Design cpu, start of the top module:
module cpu(
    input clk,
    input reset,
    output [7:0] address,
    input [7:0] from_memory,
    output write,
    output [7:0] to_memory
);
    wire        IR_Load;
    wire [7:0]  IR;
    wire        MAR_Load;
    wire        PC_Load;
    wire        PC_Inc;
    wire [3:0]  ALU_Sel;
    wire [3:0]  CCR_Result;
    wire        CCR_Load;
    wire [2:0]  Bus2_Sel;
    wire [1:0]  Bus1_Sel;
    wire [7:0]  immediate_value;
    wire [7:0]  address_value;
    wire        ALU_B_Sel;
    wire        addr_sel;        
    wire [3:0] reg_read_addr_A, reg_read_addr_B, reg_write_addr;
    wire [7:0] reg_read_data_A, reg_read_data_B, reg_write_data;
    wire reg_write_enable;
    wire [7:0] alu_result;
    wire [3:0] NZVC;
    control_unit control_unit1 (
        .clk(clk),
        .reset(reset),
        .IR_Load(IR_Load),
        .IR(IR),
        .MAR_Load(MAR_Load),
        .PC_Load(PC_Load),
        .PC_Inc(PC_Inc),
        .reg_read_addr_A(reg_read_addr_A),
        .reg_read_addr_B(reg_read_addr_B),
        .reg_write_addr(reg_write_addr),
        .reg_write_enable(reg_write_enable),
        .ALU_Sel(ALU_Sel),
        .CCR_Result(CCR_Result),
        .CCR_Load(CCR_Load),
        .Bus2_Sel(Bus2_Sel),
        .Bus1_Sel(Bus1_Sel),
        .ALU_B_Sel(ALU_B_Sel),
        .write(write),
        .from_memory(from_memory),
        .immediate_out(immediate_value),
        .address_out(address_value),
        .addr_sel(addr_sel)
    );
    data_path data_path1 (
        .clk(clk),
        .reset(reset),
        .IR_Load(IR_Load),
        .IR(IR),
        .MAR_Load(MAR_Load),
        .address(address),
        .PC_Load(PC_Load),
        .PC_Inc(PC_Inc),
        .ALU_Sel(ALU_Sel),
        .CCR_Result(CCR_Result),
        .CCR_Load(CCR_Load),
        .Bus2_Sel(Bus2_Sel),
        .Bus1_Sel(Bus1_Sel),
        .from_memory(from_memory),
        .to_memory(to_memory),
        .bus2_data(reg_write_data),
        .alu_result(alu_result),
  ...
export LEC_CHECK = 0
export ABC_AREA = 1
export CAP_MARGIN = 20
export CELL_PAD_IN_SITES_GLOBAL_PLACEMENT = 0
export CORE_MARGIN = 2
export CORE_UTILIZATION = 72
export CTS_CLUSTER_DIAMETER = 165
export CTS_CLUSTER_SIZE = 17
export HOLD_SLACK_MARGIN = 0.3
export MAX_ROUTING_LAYER = met4
export MIN_ROUTING_LAYER = met1
export PLACE_DENSITY_LB_ADDON = 0.15
export SLEW_MARGIN = 20
create_clock -name core_clock -period 3.93 [get_ports {clk}]
run.sh (not shown) runs the stock make flow with config.mk's settings and CLKGATE_MAP_FILE=.
The first run never finished: it broke off in global routing (5_1_grt).
Next try:
- ABC_AREA: 1 -> unset
- CELL_PAD_IN_SITES_GLOBAL_PLACEMENT: 0 -> unset
- CORE_UTILIZATION: 72 -> 58
- CTS_CLUSTER_DIAMETER: 165 -> unset
- CTS_CLUSTER_SIZE: 17 -> unset
- HOLD_SLACK_MARGIN: 0.3 -> unset
- MAX_ROUTING_LAYER: met4 -> unset
- MIN_ROUTING_LAYER: met1 -> unset
- PLACE_DENSITY_LB_ADDON: 0.15 -> unset
- clock period: 3.93 -> 4.33 ns (I/O delays scaled with it)
Effect:
- The changed run finished but fails on negative setup slack
- synthesized area falls by roughly a tenth
- die area is higher by roughly a tenth
- synthesized cell count goes down by a quarter to a third

* * *

oak:
cpu again, from the RTL that the note above started with.
==> flow/design.v (excerpt) <==
module cpu(
    input clk,
    input reset,
    output [7:0] address,
    input [7:0] from_memory,
    output write,
    output [7:0] to_memory
);
Settings: LEC_CHECK=0, ABC_AREA=0, CAP_MARGIN=20, CELL_PAD_IN_SITES_GLOBAL_PLACEMENT=1, CORE_MARGIN=2, CORE_UTILIZATION=58, CTS_CLUSTER_SIZE=99, MAX_ROUTING_LAYER=met4, MIN_ROUTING_LAYER=met1, PLACE_DENSITY_LB_ADDON=0.15, SETUP_SLACK_MARGIN=0.51, SLEW_MARGIN=20; clock period 3.48 ns.
[flow] oak | stages: complete | final checks: fail | reason: negative setup slack
Modified inputs, pine compared to oak
- SETUP_SLACK_MARGIN no longer set, was 0.51
- CTS_CLUSTER_SIZE no longer set, was 99
- CELL_PAD_IN_SITES_GLOBAL_PLACEMENT no longer set, was 1
- PLACE_DENSITY_LB_ADDON no longer set, was 0.15
- MAX_ROUTING_LAYER no longer set, was met4
- CORE_UTILIZATION now 68, was 58
- ABC_AREA now 1, was 0
- MIN_ROUTING_LAYER no longer set, was met1
- the clock period (ns, I/O delays scaled along) now 4.5, was 3.48
## What came out
Status oak: flow complete, layout not clean - negative setup slack. pine: flow completed, timing, DRC and antenna clean. Taking oak as the reference, in pine total wirelength of the detailed-routed design decreased 9.2%; die footprint decreased about 5.6%; global-route wire length before repair decreased 6.9%; final period utilization decreased 48 points; total setup violations reported at the end of the flow decreased 159. Between oak and pine, the flow reports cell count in the Yosys report increasing by more than a quarter. Higher final area was reported by oak, not pine. Delta(sequential element share of the synthesized area, pine - oak) < 0. From oak to pine, async set-or-reset flop fraction in the synthesized netlist did not move at all. Comparing power for pine and oak, the smaller number came from pine. Of the two values seen for main combinational cell family by area after synthesis, simple AND/OR/NAND/NOR gates was produced by pine and AND-OR/OR-AND gates by oak. On setup slack, oak loses to pine.
What birch does differently from pine at the input level:
- CORE_UTILIZATION now 66, was 68
- ABC_AREA no longer set, was 1
- the clock period (ns, I/O delays scaled along) now 6.25, was 4.5
Summary: with pine as the reference, depth of the worst register-to-register path in birch moved down by more than a quarter.
Against pine, total length of routed wires in birch came out better.
Cell area sits lower in birch than in pine.
Comparing core utilization for birch and pine, the bigger number came from pine.
The start point of the critical path comes out control_unit1.state[0] in one run and control_unit1.state[2] in the other, namely in birch and pine respectively.
Inputs modified between birch and maple:
- setting CTS_CLUSTER_SIZE to 40 for the first time
- changing the clock period (ns, I/O delays scaled along) from 6.25 to 5.0
## What came out
Summary across birch and maple: the single failing run is maple. Between maple and birch, it is maple whose count of clock buffers in the final design is higher, by 1. When the final numbers for birch and maple were put side by side, the aggregate global-route resource usage turned out to be greater in maple. In the flow results for birch and maple, the total internal power is smaller on birch. The final reports for maple and birch show non-clock buffer area fraction after layout higher in the former. birch has a higher pin slew with the least headroom to its limit than maple. Final wirelength, birch and maple: higher on maple. On met3 layer wire length in the routed design, maple tracks birch almost exactly. In maple the switching power turned out about 30% higher than in birch.
No activity file was given, so power comes from the tool's default toggle rates.
